==> onyx <==
==> flow/design.v (excerpt) <==
module sdram_logger (
    input         clk,           
    input         rst_n,         
    input  [23:0] timestamp,     
    input  [79:0] geig_data,     
    input  [79:0] mag_data,      
    input         next_byte,     
    input  [15:0] sdram_dq_in,   
    output [15:0] sdram_dq_out,  
    output        sdram_dq_oe,   
    output [12:0] sdram_a,
    output [1:0]  sdram_ba,
    output        sdram_clk_en,
    output        sdram_cke,
    output        sdram_cs,
    output        sdram_ras,
    output        sdram_cas,
    output        sdram_we,
    output        sdram_dqml,
    output        sdram_dqmu,
    output [7:0]  byte_out       
);
Settings: LEC_CHECK=0, ABC_AREA=0, CAP_MARGIN=15, CELL_PAD_IN_SITES_DETAIL_PLACEMENT=0, CELL_PAD_IN_SITES_GLOBAL_PLACEMENT=0, CORE_ASPECT_RATIO=0.92, CORE_MARGIN=2, CORE_UTILIZATION=72, CTS_CLUSTER_SIZE=37, GPL_ROUTABILITY_DRIVEN=1, HOLD_SLACK_MARGIN=-0.09, MAX_ROUTING_LAYER=met5, PLACE_DENSITY=0.66, SETUP_SLACK_MARGIN=-0.01, SLEW_MARGIN=20; clock period 7.25 ns.
run.sh (not shown) runs the stock make flow with config.mk's settings and CLKGATE_MAP_FILE=.
==> umber (differences from onyx) <==
- ABC_AREA: 0 -> not set
- CAP_MARGIN: 15 -> 20
- CELL_PAD_IN_SITES_DETAIL_PLACEMENT: 0 -> not set
- CELL_PAD_IN_SITES_GLOBAL_PLACEMENT: 0 -> not set
- CORE_ASPECT_RATIO: 0.92 -> not set
- CORE_UTILIZATION: 72 -> 40
- CTS_CLUSTER_SIZE: 37 -> not set
- GPL_ROUTABILITY_DRIVEN: 1 -> not set
- HOLD_SLACK_MARGIN: -0.09 -> not set
- MAX_ROUTING_LAYER: met5 -> not set
- PLACE_DENSITY: 0.66 -> not set
- SETUP_SLACK_MARGIN: -0.01 -> not set
==> flow/constraint.sdc (replaced) <==
create_clock -name core_clock -period 11.7 [get_ports {clk}]
set_input_delay 2.3400 -clock core_clock [delete_from_list [all_inputs] [get_ports {clk}]]
set_output_delay 2.3400 -clock core_clock [all_outputs]
set_load 0.01 [all_outputs]
==> violet (differences from onyx) <==
- ABC_AREA: 0 -> not set
- CELL_PAD_IN_SITES_DETAIL_PLACEMENT: 0 -> not set
- CELL_PAD_IN_SITES_GLOBAL_PLACEMENT: 0 -> not set
- CORE_ASPECT_RATIO: 0.92 -> not set
- CTS_CLUSTER_DIAMETER: not set -> 27
- CTS_CLUSTER_SIZE: 37 -> 35
- GPL_ROUTABILITY_DRIVEN: 1 -> not set
- HOLD_SLACK_MARGIN: -0.09 -> not set
- MAX_ROUTING_LAYER: met5 -> not set
- PLACE_DENSITY: 0.66 -> not set
- SETUP_SLACK_MARGIN: -0.01 -> 0.38
==> flow/constraint.sdc (replaced) <==
create_clock -name core_clock -period 7.29 [get_ports {clk}]
set_input_delay 1.4580 -clock core_clock [delete_from_list [all_inputs] [get_ports {clk}]]
set_output_delay 1.4580 -clock core_clock [all_outputs]
set_load 0.01 [all_outputs]
==> maple (differences from onyx) <==
- ABC_AREA: 0 -> not set
- CELL_PAD_IN_SITES_DETAIL_PLACEMENT: 0 -> not set
- CELL_PAD_IN_SITES_GLOBAL_PLACEMENT: 0 -> not set
- CORE_ASPECT_RATIO: 0.92 -> not set
- CTS_CLUSTER_DIAMETER: not set -> 26
- CTS_CLUSTER_SIZE: 37 -> 33
- GPL_ROUTABILITY_DRIVEN: 1 -> not set
- HOLD_SLACK_MARGIN: -0.09 -> not set
- MAX_ROUTING_LAYER: met5 -> not set
- PLACE_DENSITY: 0.66 -> not set
- SETUP_SLACK_MARGIN: -0.01 -> 1.73
==> flow_summary.ini <==
; synthesis and place-and-route metrics
[final_timing]
slew_headroom_pct = 24.1

[floorplanning]
nWellTaps = 1080
die_area_um2 = 86000

[global_route]
antenna_found_initial = 9

[outcome]
outcome = no timing/DRC/antenna violations

[hold_path]
min_to = sdram_interface_0.pwr_stabalize

[cells_and_area]
n_fill_cell = 7677
flops = 662

[clock_network]
cts_setup_buffers = 0

[placement]
dp_slack_ns = 0.0247

[power_and_ir_drop]
power_frac_comb_pct = 10.8
[end of results for umber]
==> flow_summary.ini <==
; synthesis and place-and-route metrics
[floorplanning]
nWellTaps = 616
die_area_um2 = 48200

[clock_network]
cts_setup_buffers = 5

[final_timing]
finalSetupViolCount = 13
fin_ws_ns = -0.256
slew_headroom_pct = 20.6

[outcome]
outcome = finished with violations
so_faults = negative setup slack

[cells_and_area]
n_fill_cell = 2141
flops = 662

[power_and_ir_drop]
power_frac_comb_pct = 12.1

[worst_setup_path]
crit_path_end_kind = flip-flop

[global_route]
antenna_found_initial = 2

[logic_synthesis]
synth_top_cell_by_area = edfxtp_1

[placement]
dp_slack_ns = -1.26
[end of results for onyx]
==> flow_summary.ini <==
; synthesis and place-and-route metrics
[cells_and_area]
n_fill_cell = 1437
flops = 662

[global_route]
antenna_found_initial = 16

[drt]
drt_iter0_markers = 6630
wl_met1_um = 42400

[worst_setup_path]
cp_slowest_cell = or4_4

[power_and_ir_drop]
clkPwrFrac_pct = 56.0

[outcome]
so_faults = negative setup slack
outcome = finished with violations

[final_timing]
slew_headroom_pct = 6.66
fin_ws_ns = -0.128
finalSetupViolCount = 5

[floorplanning]
die_area_um2 = 48200

[logic_synthesis]
logic_family = AND-OR/OR-AND gates

[placement]
dp_slack_ns = -1.23
[end of results for violet]
==> flow_summary.ini <==
; yosys + openroad results
[logic_synthesis]
most_common_cell = o21ai_0
synth.area.mux_share_pct = 7.21
synth_async_sr_flop_share_pct = 63.6
ys_sh_aoi_pct = 15.2
synth-edff-count = 241
yosysWarnings = 5
syn-cell-area_um2 = 33500
synthSimpleGateAreaFrac_pct = 11.3
ff_type = dfrtp_1
synth.area.top_cells = edfxtp_1 22%, dfrtp_1 20%, dfrtn_1 11%, xnor2_1 5.2%, o21ai_0 4.3%

[outcome]
outcome = aborted with a tool error
stop_error = [ERROR DPL-0038] Utilization greater than 100%, impossible to legalize
failed_stage = 5_1_grt

[placement]
gp_congestion = 0.938
dp_slack_ns = -1.24

[clock_network]
cts_setup_buffers = 30
cts_resized = 341
cts_buffers = 138

[floorplanning]
die_area_um2 = 48200
[end of results for maple]
